Design Benes_8p, start of the top module:
module Benes_8p (input wire [2:0] mp0, mp1, mp2, mp3, mp4, mp5, mp6, mp7,
    input clk,
    output reg [19:0] state
);
Size: about 1,100 cells after synthesis, about 280 flip-flops, ~45 I/O pins, roughly 11,000 µm² of cells after synthesis.
make LEC_CHECK=0 CAP_MARGIN=5 CORE_MARGIN=2 CORE_UTILIZATION=40 CTS_CLUSTER_DIAMETER=105 CTS_CLUSTER_SIZE=12 HOLD_SLACK_MARGIN=0.08 PLACE_DENSITY_LB_ADDON=0.04 SLEW_MARGIN=25 finish   # period 1.96 ns
run.sh (not shown) runs the stock make flow with config.mk's settings and CLKGATE_MAP_FILE=.
The starting point finished clean.
Next try:
- CAP_MARGIN: 5 -> 20
- CTS_CLUSTER_DIAMETER: 105 -> not set
- CTS_CLUSTER_SIZE: 12 -> 81
- HOLD_SLACK_MARGIN: 0.08 -> not set
- PLACE_DENSITY_LB_ADDON: 0.04 -> not set
- SETUP_SLACK_MARGIN: not set -> 0.09
- SLEW_MARGIN: 25 -> 0
- clock period: 1.96 -> 2.5 ns (I/O delays scaled with it)
Outcome:
- The new run passed the timing, DRC and antenna checks
- core utilization decreases by 2.1 points
- via count goes down by about 3%
- total power drops by about 20%
- non-clock buffer count goes down by 94
Next try:
- CORE_UTILIZATION: 40 -> 72
- CTS_CLUSTER_SIZE: 81 -> 31
- HOLD_SLACK_MARGIN: not set -> 0.28
- SETUP_SLACK_MARGIN: 0.09 -> 0.51
- SLEW_MARGIN: 0 -> 20
- clock period: 2.5 -> 1.78 ns (I/O delays scaled with it)
The new run died in 4_1_cts on DPL-0033.
Area after synthesis is unchanged.
Die area decreases by 44%.
Synthesized cell count stays the same.
Next try:
- CORE_UTILIZATION: 72 -> 40
- CTS_CLUSTER_SIZE: 31 -> not set
- HOLD_SLACK_MARGIN: 0.28 -> not set
- SETUP_SLACK_MARGIN: 0.51 -> -0.13
- clock period: 1.78 -> 2.33 ns (I/O delays scaled with it)
After rerunning:
- The new run finished clean
- synthesized area is unchanged
- synthesized cell count is unchanged
- die size grows by well over a third
Next try:
- CORE_UTILIZATION: 40 -> 70
- CTS_CLUSTER_SIZE: not set -> 33
- HOLD_SLACK_MARGIN: not set -> 0.26
- SETUP_SLACK_MARGIN: -0.13 -> -0.16
- clock period: 2.33 -> 1.72 ns (I/O delays scaled with it)
The new run aborted during 5_1_grt; die size falls by 42%; synthesized cell count is unchanged; synthesized area is unchanged.

========
Benes_8p again, from the RTL that the note above started with.
export LEC_CHECK = 0
export ABC_AREA = 1
export CAP_MARGIN = 20
export CORE_ASPECT_RATIO = 1.43
export CORE_MARGIN = 2
export CORE_UTILIZATION = 72
export CTS_CLUSTER_DIAMETER = 392
export CTS_CLUSTER_SIZE = 96
export PLACE_DENSITY = 0.4
export SETUP_SLACK_MARGIN = 0.2
export SLEW_MARGIN = 20
export TNS_END_PERCENT = 10
create_clock -name core_clock -period 0.681 [get_ports {clk}]
The baseline did not get past clock tree synthesis (4_1_cts) with DPL-0038.
==> next run, changes <==
- ABC_AREA: 1 -> not set
- CORE_ASPECT_RATIO: 1.43 -> not set
- CORE_UTILIZATION: 72 -> 66
- CTS_CLUSTER_DIAMETER: 392 -> not set
- CTS_CLUSTER_SIZE: 96 -> not set
- PLACE_DENSITY: 0.4 -> not set
- SETUP_SLACK_MARGIN: 0.2 -> 0.51
- TNS_END_PERCENT: 10 -> not set
- clock period: 0.681 -> 1.84 ns (I/O delays scaled with it)
=> The changed run produced a layout that fails on negative setup slack; die size increases by 13%; area after synthesis increases by 4.2%; synthesized cell count decreases by 16%.

========
Benes_8p again, from the RTL that the note above started with.
Settings: LEC_CHECK=0, CAP_MARGIN=20, CELL_PAD_IN_SITES_DETAIL_PLACEMENT=1, CELL_PAD_IN_SITES_GLOBAL_PLACEMENT=2, CORE_MARGIN=2, CORE_UTILIZATION=46, CTS_CLUSTER_DIAMETER=50, CTS_CLUSTER_SIZE=15, GPL_ROUTABILITY_DRIVEN=1, GPL_TIMING_DRIVEN=1, MAX_ROUTING_LAYER=met4, PLACE_DENSITY_LB_ADDON=0.23, SLEW_MARGIN=20, TNS_END_PERCENT=60; clock period 3.41 ns.
==> next run, changes <==
Settings changed: CELL_PAD_IN_SITES_DETAIL_PLACEMENT 1 to unset, CELL_PAD_IN_SITES_GLOBAL_PLACEMENT 2 to unset, CORE_UTILIZATION 46 to 40, CTS_CLUSTER_DIAMETER 50 to unset, CTS_CLUSTER_SIZE 15 to unset, GPL_ROUTABILITY_DRIVEN 1 to unset, GPL_TIMING_DRIVEN 1 to unset, MAX_ROUTING_LAYER met4 to unset, PLACE_DENSITY_LB_ADDON 0.23 to unset, TNS_END_PERCENT 60 to unset.
Clock period 3.41 ns to 2.5 ns, I/O delays scaled along.
The new run finished with timing, DRC and antenna clean.
Clock skew is lower by 0.0053 ns.
Worst setup slack is worse by 0.83 ns.
Via count is lower by a few percent.
Final area hardly moves.
Hold slack is about the same.
Area after synthesis stays the same.
Routed wire length is lower by roughly a tenth.
Power is higher by a quarter to a third.
Sequential cell count does not change.
==> next run, changes <==
Settings changed: CORE_UTILIZATION 40 to 72, CTS_CLUSTER_DIAMETER set to 315.
Clock period 2.5 ns to 0.844 ns, I/O delays scaled along.
=> With this change the flow aborted during 4_1_cts; area after synthesis is unchanged; die area is lower by about 44%; synthesized cell count does not change.
==> next run, changes <==
Settings changed: CTS_CLUSTER_DIAMETER 315 to 28, CTS_CLUSTER_SIZE set to 31, PLACE_DENSITY set to 0.37, SETUP_SLACK_MARGIN set to 0.51.
Clock period 0.844 ns to 2.11 ns, I/O delays scaled along.
Result:
- The changed run failed in 5_1_grt
- area after synthesis stays the same
- die area is unchanged
- synthesized cell count does not change

========
== fjord ==
Benes_8p again, from the RTL that the note above started with.
==> flow/config.mk <==
export PLATFORM = sky130hd
export DESIGN_NAME = Benes_8p
export DESIGN_NICKNAME = Benes_8p
export VERILOG_FILES = /design/flow/design.v
export SDC_FILE = /design/flow/constraint.sdc
export NUM_CORES = 4
export LEC_CHECK = 0
export ABC_AREA = 1
export CAP_MARGIN = 20
export CORE_ASPECT_RATIO = 1.39
export CORE_MARGIN = 2
export CORE_UTILIZATION = 72
export CTS_CLUSTER_DIAMETER = 164
export CTS_CLUSTER_SIZE = 46
export MAX_ROUTING_LAYER = met4
export PLACE_DENSITY_LB_ADDON = 0.19
export SETUP_SLACK_MARGIN = 0.38
export SLEW_MARGIN = 20
==> flow/constraint.sdc <==
create_clock -name core_clock -period 1.17 [get_ports {clk}]
set_input_delay 0.2340 -clock core_clock [delete_from_list [all_inputs] [get_ports {clk}]]
set_output_delay 0.2340 -clock core_clock [all_outputs]
set_load 0.01 [all_outputs]
fjord did not make it past clock tree synthesis, where a tool error ended it.
Input changes introduced in xenon (baseline for comparison: fjord):
- CORE_UTILIZATION changed from 72 to 17
- CTS_CLUSTER_DIAMETER removed (was 164)
- CORE_ASPECT_RATIO removed (was 1.39)
- ABC_AREA removed (was 1)
- SETUP_SLACK_MARGIN removed (was 0.38)
- PLACE_DENSITY_LB_ADDON removed (was 0.19)
- MAX_ROUTING_LAYER removed (was met4)
- CTS_CLUSTER_SIZE removed (was 46)
- the clock period (ns, I/O delays scaled along) changed from 1.17 to 2.33
Findings:
xenon completed; timing, DRC and antenna clean. xenon — die area 51000 sq um higher, fjord as reference. Yosys cell count went down by more than 10% going from fjord to xenon. Comparing fjord and xenon, worst setup slack before clock tree synthesis is lower on fjord. xenon: cell area after technology mapping is 440 sq um higher than what fjord reported. Relative to fjord, the weighted congestion reported at the end of routability-driven placement measured on xenon has decreased by more than a quarter. Synthesized instance count sits lower in xenon than in fjord.
What tundra does differently from xenon at the input level:
- HOLD_SLACK_MARGIN: unset -> 0.29
- CTS_CLUSTER_SIZE: unset -> 33
- SETUP_SLACK_MARGIN: unset -> 0.38
- CORE_UTILIZATION: 17 -> 70
- the clock period (ns, I/O delays scaled along): 2.33 -> 1.3
==> results <==
Between xenon and tundra, the flow reports number of placed cells counting well taps decreasing by more than 10%. Reported for xenon and tundra, post-synthesis cell count turned out identical to the last digit. Floorplan check, tundra vs xenon: die outline smaller in tundra. FAIL tundra @ clock tree synthesis: tool exited with error. xenon → tundra: global placement routability congestion moved up, setup slack at placement moved down. The overall die height in tundra sits about 50% below the value recorded for xenon.
What juniper does differently from tundra at the input level:
- a change of SETUP_SLACK_MARGIN from 0.38 to 0.07
- an added TNS_END_PERCENT of 5
- a deleted CTS_CLUSTER_SIZE that had been 33
- a change of CORE_UTILIZATION from 70 to 58
- a deleted HOLD_SLACK_MARGIN that had been 0.29
- a change of the clock period (ns, I/O delays scaled along) from 1.3 to 1.32
[summary]
- In juniper the implementation completed, yet the final layout does not meet the checks, the culprit being negative setup slack.
- juniper against tundra: die outline width went up about 10%; cell area after placement went down 1.5%; detailed placement HPWL went down 5100 um; cell count after placement went up about 3%; vertical die dimension went up about 10%.
- In the floorplan summary, juniper is listed with a die area greater than that of tundra.
- [compare] base=tundra new=juniper: number of core rows shows an increase of 5, final estimated routing congestion in global placement decreased by 0.050 relative to the old numbers.
Setup changes, juniper to willow
- TNS_END_PERCENT: 5 -> unset
- SETUP_SLACK_MARGIN: 0.07 -> 0.15
- CORE_UTILIZATION: 58 -> 60
- the clock period (ns, I/O delays scaled along): 1.32 -> 0.727
Stage in which a tool error killed willow: global routing.
Compare willow and juniper | post-placement setup slack lower: willow
Re area reported by Yosys stat: no difference whatsoever between willow and juniper.
Delta (willow minus juniper): number of placed cells counting well taps increased about 0.9%; die footprint decreased 3.2%; number of resized instances in the post-cts repair step increased about 150%.
willow — horizontal die dimension about 1.6% lower, juniper as reference
juniper -> willow: synthesized cell count flat
Inputs modified between willow and nickel:
- a deleted SETUP_SLACK_MARGIN that had been 0.15
- a change of CORE_UTILIZATION from 60 to 40
- a change of the clock period (ns, I/O delays scaled along) from 0.727 to 2.33
Notes after the runs:
- Status: willow FAILED at global routing (tool error)
- nickel ran to completion and came out clean on the timing, DRC and antenna checks.
- Fraction of registers with async set or reset after synthesis came out exactly the same in nickel and willow.
- Measured against willow, the cell area after placement of nickel comes out at 0.820 times the reference value.
- Looking at placeable core region, nickel sits 50% above willow.
- nickel and willow ended up with nearly the same distinct cell type count after synthesis.
- Flip-flop and latch count after synthesis: willow vs nickel identical
- Looking at total die size, nickel sits 48% higher than willow does.
- Of nickel and willow, it is nickel that has the lower effective utilization at floorplan.
- On number of buffers on the longest clock path, nickel tracks willow almost exactly.
- willow has a lower floorplan row count than nickel.
Power and IR drop assume default switching activity.
